== job 101 ==
Design mips, start of the top module:
module mips (
        input  wire        clk,
        input  wire        rst,
        input  wire [4:0]  ra3,
        input  wire [31:0] instr,
        input  wire [31:0] rd_dm,
        output wire        we_dm,
        output wire [31:0] pc_current,
        output wire [31:0] alu_out,
        output wire [31:0] wd_dm,
        output wire [31:0] rd3,
        output wire [31:0] wd_rf,
        output wire [4:0] rf_wa
    );
export LEC_CHECK = 0
export ABC_AREA = 1
export CAP_MARGIN = 5
export CORE_MARGIN = 7
export CORE_UTILIZATION = 40
export CTS_CLUSTER_DIAMETER = 132
export GPL_TIMING_DRIVEN = 0
export HOLD_SLACK_MARGIN = 0.15
export MAX_ROUTING_LAYER = met4
export MIN_ROUTING_LAYER = met2
export PLACE_DENSITY_LB_ADDON = 0.06
export SLEW_MARGIN = 20
create_clock -name core_clock -period 19.7 [get_ports {clk}]
run.sh (not shown) runs the stock make flow with config.mk's settings and CLKGATE_MAP_FILE=.
Job 101 failed in 5_1_grt with GRT-0116.
--- input diff job 101..job 102 ---
- removing PLACE_DENSITY_LB_ADDON (formerly 0.06)
- removing GPL_TIMING_DRIVEN (formerly 0)
- changing CORE_MARGIN from 7 to 2
- changing CAP_MARGIN from 5 to 10
- setting CTS_CLUSTER_SIZE to 23 for the first time
- changing CTS_CLUSTER_DIAMETER from 132 to 358
- removing ABC_AREA (formerly 1)
- setting PLACE_DENSITY to 0.66 for the first time
- removing HOLD_SLACK_MARGIN (formerly 0.15)
- setting SETUP_SLACK_MARGIN to 1.95 for the first time
- changing CORE_UTILIZATION from 40 to 72
- removing MIN_ROUTING_LAYER (formerly met2)
- changing the clock period (ns, I/O delays scaled along) from 19.7 to 12.5
Findings:
- The flow ended early for job 102: it failed with a tool error in 5_1_grt.
- Going from job 101 to job 102, post-synthesis share of cell area spent on xor and xnor gates moved up, synthesized area moved down, post-synth area from yosys stat moved down.
For job 103, these inputs were changed with respect to job 102:
- removing MAX_ROUTING_LAYER (formerly met4)
- changing PLACE_DENSITY from 0.66 to 0.6
- changing CORE_UTILIZATION from 72 to 21
- changing CAP_MARGIN from 10 to 20
- changing SETUP_SLACK_MARGIN from 1.95 to 1.0
- removing CTS_CLUSTER_SIZE (formerly 23)
- removing CTS_CLUSTER_DIAMETER (formerly 358)
- changing the clock period (ns, I/O delays scaled along) from 12.5 to 19.0
- The flow did not stop early for job 103: all stages ran, and the layout cleared the timing, DRC and antenna checks.
- Diff job 102 and job 103: total placed cells including tap cells lower in job 102
- Job 102 → job 103: chip footprint +240%; core footprint +240%; die span in y grew by 320 µm; count of buffers added by post-CTS timing repair for setup decreased 108.
- Count of buffers inserted at the top-level ports came out exactly the same in job 102 and job 103.
- Going from job 102 to job 103, post-cts repair resize count saw a decrease, synthesized cell count did not really move.
- Worst slack after detailed placement is lower on job 102
- On last weighted congestion value of the routability-driven placer: job 103 sits below job 102.
- Number of placement rows: job 103 vs job 102 up 86%

Starting RTL as in the previous note.
export LEC_CHECK = 0
export CAP_MARGIN = 20
export CORE_MARGIN = 2
export CORE_UTILIZATION = 68
export CTS_CLUSTER_SIZE = 40
export HOLD_SLACK_MARGIN = 0.3
export PLACE_DENSITY = 0.6
export SETUP_SLACK_MARGIN = -0.96
export SLEW_MARGIN = 20
create_clock -name core_clock -period 16.2 [get_ports {clk}]
The first run stopped in 5_1_grt, error GRT-0116.
Next try:
- CORE_UTILIZATION: 68 -> 55
- CTS_CLUSTER_SIZE: 40 -> not set
- HOLD_SLACK_MARGIN: 0.3 -> not set
- PLACE_DENSITY: 0.6 -> 0.43
- SETUP_SLACK_MARGIN: -0.96 -> 1.0
- clock period: 16.2 -> 18.5 ns (I/O delays scaled with it)
Effect: Now the flow went through all stages and came out clean; die area climbs by 23%; area after synthesis is unchanged; synthesized cell count stays the same.
Next try:
- CORE_UTILIZATION: 55 -> 68
- CTS_CLUSTER_DIAMETER: not set -> 351
- CTS_CLUSTER_SIZE: not set -> 95
- PLACE_DENSITY: 0.43 -> 0.6
- TNS_END_PERCENT: not set -> 10
- clock period: 18.5 -> 11.6 ns (I/O delays scaled with it)
Result: Now the flow stopped in 5_1_grt, error GRT-0116; synthesized area does not change; die size is lower by 19%; synthesized cell count does not change.

Starting RTL as in the previous note.
==> flow/config.mk <==
export PLATFORM = sky130hd
export DESIGN_NAME = mips
export DESIGN_NICKNAME = mips
export VERILOG_FILES = /design/flow/design.v
export SDC_FILE = /design/flow/constraint.sdc
export NUM_CORES = 4
export LEC_CHECK = 0
export CAP_MARGIN = 20
export CELL_PAD_IN_SITES_GLOBAL_PLACEMENT = 1
export CORE_ASPECT_RATIO = 1.12
export CORE_MARGIN = 2
export CORE_UTILIZATION = 58
export GPL_TIMING_DRIVEN = 1
export MAX_ROUTING_LAYER = met4
export PLACE_DENSITY_LB_ADDON = 0.21
export SETUP_SLACK_MARGIN = 2.58
export SLEW_MARGIN = 25
export TNS_END_PERCENT = 5
==> flow/constraint.sdc <==
create_clock -name core_clock -period 15.2 [get_ports {clk}]
set_input_delay 3.0400 -clock core_clock [delete_from_list [all_inputs] [get_ports {clk}]]
set_output_delay 3.0400 -clock core_clock [all_outputs]
set_load 0.01 [all_outputs]
The first run died in 5_1_grt, error ODB-0269.
Rerun with:
- CELL_PAD_IN_SITES_GLOBAL_PLACEMENT: 1 -> 0
- CORE_UTILIZATION: 58 -> 72
- SETUP_SLACK_MARGIN: 2.58 -> default
- clock period: 15.2 -> 11.5 ns (I/O delays scaled with it)
Effect:
- The changed run failed in 5_1_grt
- die area decreases by 19%
- area after synthesis stays the same
- synthesized cell count does not change
Rerun with:
- CELL_PAD_IN_SITES_GLOBAL_PLACEMENT: 0 -> 1
- CORE_UTILIZATION: 72 -> 63
- PLACE_DENSITY_LB_ADDON: 0.21 -> default
- SETUP_SLACK_MARGIN: default -> -1.16
- clock period: 11.5 -> 15.2 ns (I/O delays scaled with it)
=>
- The changed run ended with an error in 5_1_grt
- die size rises by 14%
- synthesized cell count stays the same
- area after synthesis stays the same
Rerun with:
- CAP_MARGIN: 20 -> 10
- CELL_PAD_IN_SITES_GLOBAL_PLACEMENT: 1 -> 0
- CORE_UTILIZATION: 63 -> 72
- PLACE_DENSITY_LB_ADDON: default -> 0.21
- SETUP_SLACK_MARGIN: -1.16 -> -0.9
- clock period: 15.2 -> 9.47 ns (I/O delays scaled with it)
=> This time the run failed in 4_1_cts with DPL-0033. Die area is lower by 12%. Synthesized area is unchanged. Synthesized cell count stays the same.

## exp/quartz
Starting RTL as in the previous note.
Design mips, start of the top module:
module mips (
        input  wire        clk,
        input  wire        rst,
        input  wire [4:0]  ra3,
        input  wire [31:0] instr,
        input  wire [31:0] rd_dm,
        output wire        we_dm,
        output wire [31:0] pc_current,
        output wire [31:0] alu_out,
        output wire [31:0] wd_dm,
        output wire [31:0] rd3,
        output wire [31:0] wd_rf,
        output wire [4:0] rf_wa
    );
make LEC_CHECK=0 ABC_AREA=1 CAP_MARGIN=5 CELL_PAD_IN_SITES_DETAIL_PLACEMENT=1 CORE_MARGIN=10 CORE_UTILIZATION=40 CTS_CLUSTER_DIAMETER=293 GPL_TIMING_DRIVEN=0 HOLD_SLACK_MARGIN=0.15 MAX_ROUTING_LAYER=met4 MIN_ROUTING_LAYER=met2 PLACE_DENSITY_LB_ADDON=0.06 SLEW_MARGIN=20 finish   # period 19.7 ns
exp/quartz terminated abnormally: 5_1_grt reported GRT-0116.
For exp/umber, these inputs were changed with respect to exp/quartz:
Settings: a change of CORE_UTILIZATION from 40 to 58; a deleted GPL_TIMING_DRIVEN that had been 0; a deleted PLACE_DENSITY_LB_ADDON that had been 0.06; a deleted CELL_PAD_IN_SITES_DETAIL_PLACEMENT that had been 1; a deleted MIN_ROUTING_LAYER that had been met2; a deleted HOLD_SLACK_MARGIN that had been 0.15; an added PLACE_DENSITY of 0.6; a deleted CTS_CLUSTER_DIAMETER that had been 293; a change of CAP_MARGIN from 5 to 20; a deleted MAX_ROUTING_LAYER that had been met4; a change of CORE_MARGIN from 10 to 2; an added SETUP_SLACK_MARGIN of -0.96; a deleted ABC_AREA that had been 1; a change of the clock period (ns, I/O delays scaled along) from 19.7 to 16.2.
Results
- STATUS run=exp/umber STAGES=ALL_DONE FINAL_CHECKS=FAILED CAUSE=negative setup slack
- For final weighted congestion in routability-driven placement, dividing the value from exp/quartz by the value from exp/umber gives 1.6.
- Diff exp/quartz..exp/umber | clock sink total | unchanged
- TritonCTS buffer count of exp/umber falls short of that of exp/quartz by more than 10%.
- exp/umber: overall chip area is 38% lower than what exp/quartz reported.
- Measured against exp/umber, the floorplan core area of exp/quartz comes out at 1.5 times the reference value.
- Between exp/quartz and exp/umber, the flow reports number of standard cells reported by yosys decreasing by more than a quarter.
- Mux cell area share after synthesis (exp/umber over exp/quartz): increase, 21 points
- NOTE: chip area from the yosys synthesis statistics in exp/umber falls short of that of exp/quartz
- Taking exp/quartz as the reference, in exp/umber half-perimeter wire length after detailed placement lost about 60%; synthesized area lost about 5%; post-synthesis cell count lost 5,262.
Modified inputs, exp/xenon compared to exp/umber
Settings: CORE_UTILIZATION: 58 -> 68; SETUP_SLACK_MARGIN: -0.96 -> 4.75; CTS_CLUSTER_DIAMETER: unset -> 40.
==> comparison <==
The remaining runs in exp/umber and exp/xenon completed every stage, whereas exp/xenon halted early. exp/umber completed end to end; final checks failed (negative setup slack). The post-CTS setup repair buffer count in exp/xenon sits 129 above the value recorded for exp/umber. Horizontal extent of the die: exp/xenon lower than exp/umber. Core region area: exp/xenon vs exp/umber down 26,000 um^2. Cmp exp/xenon vs exp/umber: cell count after placement lower in exp/xenon. exp/xenon vs exp/umber, total die area went down by about 15%.
> inputs changed (exp/xenon -> exp/tundra)
Settings: swapping 68 for 71 in CORE_UTILIZATION; putting CTS_CLUSTER_SIZE at 23 where nothing was set; clearing CTS_CLUSTER_DIAMETER, which used to be 40; swapping 20 for 10 in CAP_MARGIN; swapping 4.75 for -0.76 in SETUP_SLACK_MARGIN; swapping 16.2 for 12.5 in the clock period (ns, I/O delays scaled along).
--- outcome ---
Flow for exp/tundra halted at 5_1_grt, error code GRT-0116.
Sort exp/xenon and exp/tundra by number of setup buffers added after CTS asc -> top: exp/tundra
On exp/tundra: core footprint is about 4% lower than what exp/xenon gave.
Against exp/xenon, die size in exp/tundra came out better.
The last weighted congestion value of the routability-driven placer in exp/tundra is 1.05 times that in exp/xenon.
Between exp/tundra and exp/xenon, the net count after synthesis figures differ only marginally.
